## run 1
// CONV
module  CONV(
	input				clk,
	input				reset,
	output logic		busy,	
	input				ready,	
	output logic [13:0]	iaddr,
	input  		 [7:0]	idata,	
	output logic		ioe,
	output logic		wen_L0,
	output logic		oe_L0,
	output logic [13:0]	addr_L0,
	output logic [11:0] w_data_L0,
	input  		 [11:0] r_data_L0,
	output logic 		wen_L1,
	output logic		oe_L1,
	output logic [11:0]	addr_L1,
	output logic [11:0]	w_data_L1,
	input  		 [11:0]	r_data_L1,
	output logic		oe_weight,
	output logic [15:0]	addr_weight,
	input  logic signed  [7:0]  r_data_weight,
	output logic		wen_L2,
	output logic [3:0]	addr_L2,
	output logic [31:0]	w_data_L2
	);
reg [1:0] fully_flag;
reg[3:0] i0,i4,i5,i6;
reg [3:0] state,next_state;
reg [11:0] data [0:8];
reg [15:0] zero_index,addr_index0,addr_index1,addr_index2,addr_index3,addr_index4,L0_index;
reg signed [31:0] data_fully;
parameter INIT=4'd0,ADDR1=4'd1,WAIT1=4'd2,DATA_i0=4'd3,LAYER0=4'd4,ADDR2=4'd5,LAYER1=4'd6,
		  LAYER1_1=4'd7,ADDR3=4'd8,WAIT3=4'd9,LAYER2=4'd10,LAYER2_1=4'd11,FINI=4'd12;
always @(posedge clk or posedge reset ) begin
  if(reset) state<=INIT;
  else state<=next_state;
end
always @(*) begin
	case (state)
		INIT:begin
			next_state=(ready)?ADDR1:INIT;	
		end 
		ADDR1:begin
			next_state=WAIT1;
		end
		WAIT1:begin
			next_state=(fully_flag==0)?DATA_i0:(fully_flag==1)?LAYER1:LAYER2;		   
		end
		DATA_i0:begin
			next_state=(i0>=8&&zero_index==0||i0>=7&&zero_index==127||i0>=5&&zero_index==16510||
			            i0>=4&&zero_index==16637||i0>=8&&zero_index%130==0&&zero_index!=0&&zero_index!=16510||
						i5>=7&&zero_index%130==127&&zero_index!=127&&zero_index!=16637||
						i6>=8&&zero_index>0&&zero_index<127||i4>=5&&zero_index>16510&&zero_index<16637||i4>=8)?LAYER0:ADDR1;	
		end
		LAYER0:begin
			next_state=(L0_index>=16383)?ADDR2:ADDR1;
		end
		ADDR2:begin
			next_state=WAIT1;
		end
		LAYER1:begin
			next_state=(i0>=3)?LAYER1_1:ADDR2;
		end
		LAYER1_1:begin
  ...
clock: 9.58 ns
lec_check: 0
cap_margin: 5
core_margin: 2
core_utilization: 71
cts_cluster_diameter: 353
cts_cluster_size: 39
max_routing_layer: met4
min_routing_layer: met1
place_density: 0.66
slew_margin: 40
tns_end_percent: 50
run.sh (not shown) runs the stock make flow with config.mk's settings and CLKGATE_MAP_FILE=.
Run 1 | ERROR | global routing (5_1_grt)
What run 2 does differently from run 1 at the input level:
diff --git a/flow/config.mk b/flow/config.mk
--- a/flow/config.mk
+++ b/flow/config.mk
@@ -8 +8 @@
-export CAP_MARGIN = 5
+export CAP_MARGIN = 0
@@ -11 +11 @@
-export CTS_CLUSTER_DIAMETER = 353
+export CTS_CLUSTER_DIAMETER = 31
@@ -12,0 +13 @@
+export HOLD_SLACK_MARGIN = -0.07
@@ -15,0 +17 @@
+export SETUP_SLACK_MARGIN = 3.3
@@ -17 +18,0 @@
-export TNS_END_PERCENT = 50
==> flow/constraint.sdc <==
create_clock -name core_clock -period 11.5 [get_ports {clk}]
set_input_delay 2.3000 -clock core_clock [delete_from_list [all_inputs] [get_ports {clk}]]
set_output_delay 2.3000 -clock core_clock [all_outputs]
set_load 0.01 [all_outputs]
Number of resized instances in the post-cts repair step of run 2 exceeds that of run 1 by more than 100%. Of run 2 and run 1, run 2 shows the higher deepest level of the CTS H-tree, with run 1 below it. Yosys chip area came out exactly the same in run 2 and run 1. Run 2 did not finish; a tool error ended it in global routing (5_1_grt). Run 2 ends up with higher pre-CTS setup slack than run 1 does. Changes observed in run 2 relative to run 1: cell count listed in synth_stat.txt held steady, synthesized-area fraction occupied by ao, oa, aoi and oai cells held steady, number of placed cells counting well taps shrank by 362, instance area at placement shrank by 2800 um2, count of boundary I/O pins held steady. The number of clock sinks seen by CTS on run 1 is in line with that on run 2.
Input-level comparison between run 3 and run 2:
diff --git a/flow/config.mk b/flow/config.mk
--- a/flow/config.mk
+++ b/flow/config.mk
@@ -7,0 +8 @@
+export ABC_AREA = 1
@@ -13 +13,0 @@
-export HOLD_SLACK_MARGIN = -0.07
@@ -17 +17 @@
-export SETUP_SLACK_MARGIN = 3.3
+export SETUP_SLACK_MARGIN = 0.05
==> flow/constraint.sdc <==
create_clock -name core_clock -period 9.59 [get_ports {clk}]
set_input_delay 1.9180 -clock core_clock [delete_from_list [all_inputs] [get_ports {clk}]]
set_output_delay 1.9180 -clock core_clock [all_outputs]
set_load 0.01 [all_outputs]
[summary]
- As for a clean layout from run 3 and run 2, there is none.
- Run 3 did not finish; a tool error ended it in global routing (5_1_grt).
- The final reports for run 3 and run 2 show count of cells resized by post-cts repair lower in the former.
- Run 3 reports a lower setup slack after placement than run 2 does.
- On run 3: cell total in the yosys stat output is 21% higher than what run 2 gave.
- Compared with run 2, run 3 shows chip area from the yosys synthesis statistics that has gone up by a few percent.
- In the reports for run 3 and run 2, the smaller initial core utilization belongs to run 3.

========
Starting RTL as in the previous note.
clock: 18.9 ns
lec_check: 0
abc_area: 0
cap_margin: 0
core_aspect_ratio: 1.9
core_margin: 2
core_utilization: 49
cts_cluster_size: 24
gpl_timing_driven: 0
hold_slack_margin: 0.22
place_density_lb_addon: 0.26
setup_slack_margin: 3.31
slew_margin: 20
tns_end_percent: 40
Edit:
==> flow/config.mk (replaced) <==
export PLATFORM = sky130hd
export DESIGN_NAME = CONV
export DESIGN_NICKNAME = CONV
export VERILOG_FILES = /design/flow/design.v
export SDC_FILE = /design/flow/constraint.sdc
export NUM_CORES = 4
export LEC_CHECK = 0
export ABC_AREA = 1
export CAP_MARGIN = 20
export CORE_MARGIN = 2
export CORE_UTILIZATION = 71
export CTS_CLUSTER_SIZE = 40
export MAX_ROUTING_LAYER = met4
export SETUP_SLACK_MARGIN = -0.22
export SLEW_MARGIN = 20
==> flow/constraint.sdc (replaced) <==
create_clock -name core_clock -period 9.54 [get_ports {clk}]
set_input_delay 1.9080 -clock core_clock [delete_from_list [all_inputs] [get_ports {clk}]]
set_output_delay 1.9080 -clock core_clock [all_outputs]
set_load 0.01 [all_outputs]
Effect: The new run ended with an error in 5_1_grt on GRT-0232. Die size shrinks by about 28%. Synthesized area climbs by about 4%. Synthesized cell count came out higher by about 20%.
Edit:
==> flow/config.mk (replaced) <==
export PLATFORM = sky130hd
export DESIGN_NAME = CONV
export DESIGN_NICKNAME = CONV
export VERILOG_FILES = /design/flow/design.v
export SDC_FILE = /design/flow/constraint.sdc
export NUM_CORES = 4
export LEC_CHECK = 0
export CAP_MARGIN = 20
export CORE_MARGIN = 2
export CORE_UTILIZATION = 40
export SLEW_MARGIN = 20
==> flow/constraint.sdc (replaced) <==
create_clock -name core_clock -period 12.4 [get_ports {clk}]
set_input_delay 2.4800 -clock core_clock [delete_from_list [all_inputs] [get_ports {clk}]]
set_output_delay 2.4800 -clock core_clock [all_outputs]
set_load 0.01 [all_outputs]
Outcome: With this change the flow passed the timing, DRC and antenna checks. Synthesized area shrinks by 3.9%. Die size climbs by 69%. Synthesized cell count drops by 17%.

========
## v54
Starting RTL as in the previous note.
Settings: LEC_CHECK=0, CAP_MARGIN=5, CORE_MARGIN=2, CORE_UTILIZATION=72, CTS_CLUSTER_DIAMETER=27, CTS_CLUSTER_SIZE=35, MAX_ROUTING_LAYER=met4, PLACE_DENSITY=0.66, SETUP_SLACK_MARGIN=3.03, SLEW_MARGIN=20; clock period 10.8 ns.
v54 did not run to completion, as it errored out during global routing.
Setup changes, v54 to v52
Settings: a change of SETUP_SLACK_MARGIN from 3.03 to -0.28; a deleted PLACE_DENSITY that had been 0.66; a deleted CTS_CLUSTER_SIZE that had been 35; a deleted CTS_CLUSTER_DIAMETER that had been 27; a change of CORE_UTILIZATION from 72 to 40; a deleted MAX_ROUTING_LAYER that had been met4; a change of CAP_MARGIN from 5 to 20; a change of the clock period (ns, I/O delays scaled along) from 10.8 to 12.4.
Results
v54 → v52: number of CTS-inserted buffers moved down; width of the die moved up; synthesis-stage register bit count level. As far as async set-reset flop share out of synthesis is concerned, v52 and v54 perform about the same. As of v52, number of cell rows had risen by more than a quarter compared to v54. Reported for v54 and v52, net count after synthesis turned out identical to the last digit. As far as fraction of synthesized cell area in xor and xnor cells goes, v54 and v52 are indistinguishable; the numbers are identical. Delta (v52 minus v54): setup fix buffers added after clock tree synthesis now smaller; number of cells upsized or downsized after cts lower. v52: no failed stages, no open violations at the end. Re core box area: v54 and v52 aren't equal, and the lower value belongs to v54. From v54 to v52, number of I/O port buffers did not move at all.
--- input diff v52..v51 ---
Settings: changing CORE_UTILIZATION from 40 to 54; removing SETUP_SLACK_MARGIN (formerly -0.28).
[summary]
v51 reports its critical path's slowest cell as sky130_fd_sc_hd__or4b_4 while v52 reports sky130_fd_sc_hd__or4_1.
Edits applied to the flow inputs when going from v51 to v33:
Settings: a change of CORE_UTILIZATION from 54 to 8; a change of the clock period (ns, I/O delays scaled along) from 12.4 to 15.0.
- Count of clock-net buffers in the final layout (v33 / v51): 0.938
- Compared with v51, in v33 ratio of routed vias to standard cells fell by 3.1; area of the die rose by 560%.

========
Setup of build 66:
Starting RTL as in the previous note.
clock: 9.54 ns
lec_check: 0
cap_margin: 20
core_margin: 2
core_utilization: 70
cts_cluster_size: 36
max_routing_layer: met4
setup_slack_margin: 2.39
slew_margin: 20
Build 66: aborted in global routing (5_1_grt) (tool error)
Changes in build 28 relative to build 66:
- SETUP_SLACK_MARGIN removed (was 2.39)
- HOLD_SLACK_MARGIN newly set to -0.08
- CTS_CLUSTER_SIZE removed (was 36)
- CORE_UTILIZATION changed from 70 to 66
- the clock period (ns, I/O delays scaled along) changed from 9.54 to 9.18
[summary]
Finished, but not clean: build 28, with setup timing. Build 28 against build 66: routability congestion estimate down 2.1%; part of the Yosys area used for sequential elements essentially unchanged; number of standard-cell rows in the floorplan +3.6%; core footprint climbed about 7%; die area climbed about 6%. Between build 66 and build 28, the flow reports placed instance area increasing slightly.
Input-level comparison between build 85 and build 28:
- ABC_AREA: unset -> 1
- CORE_UTILIZATION: 66 -> 39
- CTS_CLUSTER_SIZE: unset -> 45
- MIN_ROUTING_LAYER: unset -> met1
- CORE_ASPECT_RATIO: unset -> 0.92
- CTS_CLUSTER_DIAMETER: unset -> 24
- HOLD_SLACK_MARGIN: -0.08 -> unset
- SLEW_MARGIN: 20 -> 5
- the clock period (ns, I/O delays scaled along): 9.18 -> 5.32
Results
- Ran to the end and failed final checks on setup timing: build 85.
- Of build 28 and build 85, the run reporting the higher end-of-flow core utilization was build 28.
- Compared with build 28, build 85 degrades wire length.
- The maximum level of the CTS H-tree in build 85 sits 2 above the value recorded for build 28.
- Taking build 28 as the reference point, the worst hold margin of build 85 falls by 0.020 ns.
Modified inputs, build 74 compared to build 85
- MIN_ROUTING_LAYER no longer set, was met1
- CORE_ASPECT_RATIO no longer set, was 0.92
- CTS_CLUSTER_SIZE now 96, was 45
- ABC_AREA no longer set, was 1
- CTS_CLUSTER_DIAMETER no longer set, was 24
- SLEW_MARGIN now 20, was 5
- CORE_UTILIZATION now 55, was 39
- MAX_ROUTING_LAYER no longer set, was met4
- the clock period (ns, I/O delays scaled along) now 10.6, was 5.32
[summary]
- Layout checks on build 74: not met. Flow itself completed; violations: setup timing.
- In the flow results for build 85 and build 74, the chip area from the yosys synthesis statistics is larger on build 85.
- The run with more setup slack is build 74; build 85 has less.
- Against build 85, build 74 comes in 1 higher on number of antenna violations at the first check in global routing.
- Number of clock buffers in the layout of build 74 falls short of that of build 85 by more than half.
- Global-route wire length before repair: build 74 vs build 85 down 13%
Edits applied to the flow inputs when going from build 74 to build 52:
- changing CORE_UTILIZATION from 55 to 72
- setting SETUP_SLACK_MARGIN to 3.03 for the first time
- changing CAP_MARGIN from 20 to 5
- setting MAX_ROUTING_LAYER to met4 for the first time
- changing CTS_CLUSTER_SIZE from 96 to 35
- setting CTS_CLUSTER_DIAMETER to 28 for the first time
- changing the clock period (ns, I/O delays scaled along) from 10.6 to 10.8
### Flow results
- Stage in which a tool error killed build 52: global routing (5_1_grt).
- Between build 74 and build 52, the flow reports die outline area decreasing by more than 10%.
- Between build 52 and build 74, total setup buffers inserted after CTS is higher for build 52, build 74 comes in under that.
- Between build 74 and build 52, the flow reports vertical die size decreasing by more than 10%.
- On post-placement setup slack, build 74 loses to build 52.
#### Input delta (build 76 over build 52)
- putting PLACE_DENSITY at 0.38 where nothing was set
- swapping 28 for 342 in CTS_CLUSTER_DIAMETER
- swapping 35 for 99 in CTS_CLUSTER_SIZE
- putting CORE_ASPECT_RATIO at 0.69 where nothing was set
- swapping 5 for 20 in CAP_MARGIN
- swapping 3.03 for 2.01 in SETUP_SLACK_MARGIN
- clearing MAX_ROUTING_LAYER, which used to be met4
- putting ABC_AREA at 1 where nothing was set
- swapping 10.8 for 6.89 in the clock period (ns, I/O delays scaled along)
Findings:
- What ended build 76 was a tool error in global routing (5_1_grt); the run never finished.
- For post-CTS setup-driven buffer insertion count, dividing the value from build 76 by the value from build 52 gives 1.4.
- Of build 52 and build 76, the run reporting the lower width of the chip was build 52.
- Relative to build 52, the number of cells in Yosys stat measured on build 76 has increased by more than 10%.
- The run showing the greater tally of unique sky130hd cells used after synthesis is build 52.
- Diff build 52 -> build 76: floorplan-stage core utilization rose by 0.52 points; post-synthesis simple-gate area fraction has increased; maximum level of the CTS H-tree has decreased; number of flops mapped to enable cells by yosys held steady.
- Build 52 has a lower combined area of all synthesized cells than build 76.

========
CONV again, from the RTL that the note above started with.
Settings: LEC_CHECK=0, ABC_AREA=0, CAP_MARGIN=20, CORE_ASPECT_RATIO=0.92, CORE_MARGIN=2, CORE_UTILIZATION=70, CTS_CLUSTER_DIAMETER=24, CTS_CLUSTER_SIZE=45, MAX_ROUTING_LAYER=met4, MIN_ROUTING_LAYER=met1, SLEW_MARGIN=5; clock period 4.59 ns.
The first run ended with an error in 5_1_grt (GRT-0116).
Change:
- ABC_AREA: 0 -> unset
- CORE_ASPECT_RATIO: 0.92 -> unset
- CORE_UTILIZATION: 70 -> 44
- CTS_CLUSTER_DIAMETER: 24 -> unset
- CTS_CLUSTER_SIZE: 45 -> unset
- MAX_ROUTING_LAYER: met4 -> unset
- MIN_ROUTING_LAYER: met1 -> unset
- SLEW_MARGIN: 5 -> 20
- clock period: 4.59 -> 7.23 ns (I/O delays scaled with it)
Effect: Now the flow completed and failed the layout checks on setup timing; die size came out higher by 58%; area after synthesis does not change; synthesized cell count is unchanged.
Change:
- ABC_AREA: unset -> 1
- CORE_ASPECT_RATIO: unset -> 1.01
- CORE_UTILIZATION: 44 -> 21
- CTS_CLUSTER_SIZE: unset -> 54
- GPL_TIMING_DRIVEN: unset -> 0
- MAX_ROUTING_LAYER: unset -> met4
- PLACE_DENSITY_LB_ADDON: unset -> 0.03
- TNS_END_PERCENT: unset -> 100
- clock period: 7.23 -> 7.14 ns (I/O delays scaled with it)
Outcome: The changed run ran to the end with violations: setup timing; routed wire length rises by 39%; utilization decreases by 29 points; design area climbs by about 5.5%.

========
CONV again, from the RTL that the note above started with.
clock: 13.0 ns
lec_check: 0
cap_margin: 20
cell_pad_in_sites_detail_placement: 1
cell_pad_in_sites_global_placement: 1
core_aspect_ratio: 0.54
core_margin: 3
core_utilization: 51
cts_cluster_size: 88
gpl_routability_driven: 1
gpl_timing_driven: 0
min_routing_layer: met2
slew_margin: 20
The baseline stopped in global routing.
Then changed:
- CELL_PAD_IN_SITES_DETAIL_PLACEMENT: 1 -> default
- CELL_PAD_IN_SITES_GLOBAL_PLACEMENT: 1 -> default
- CORE_ASPECT_RATIO: 0.54 -> default
- CORE_MARGIN: 3 -> 2
- CORE_UTILIZATION: 51 -> 71
- CTS_CLUSTER_DIAMETER: default -> 29
- CTS_CLUSTER_SIZE: 88 -> 34
- GPL_ROUTABILITY_DRIVEN: 1 -> default
- GPL_TIMING_DRIVEN: 0 -> default
- MAX_ROUTING_LAYER: default -> met4
- MIN_ROUTING_LAYER: met2 -> default
- SETUP_SLACK_MARGIN: default -> 2.6
- clock period: 13.0 -> 9.54 ns (I/O delays scaled with it)
Effect: The changed run died in global routing on GRT-0116; die area drops by 29%; area after synthesis is unchanged; synthesized cell count is unchanged.
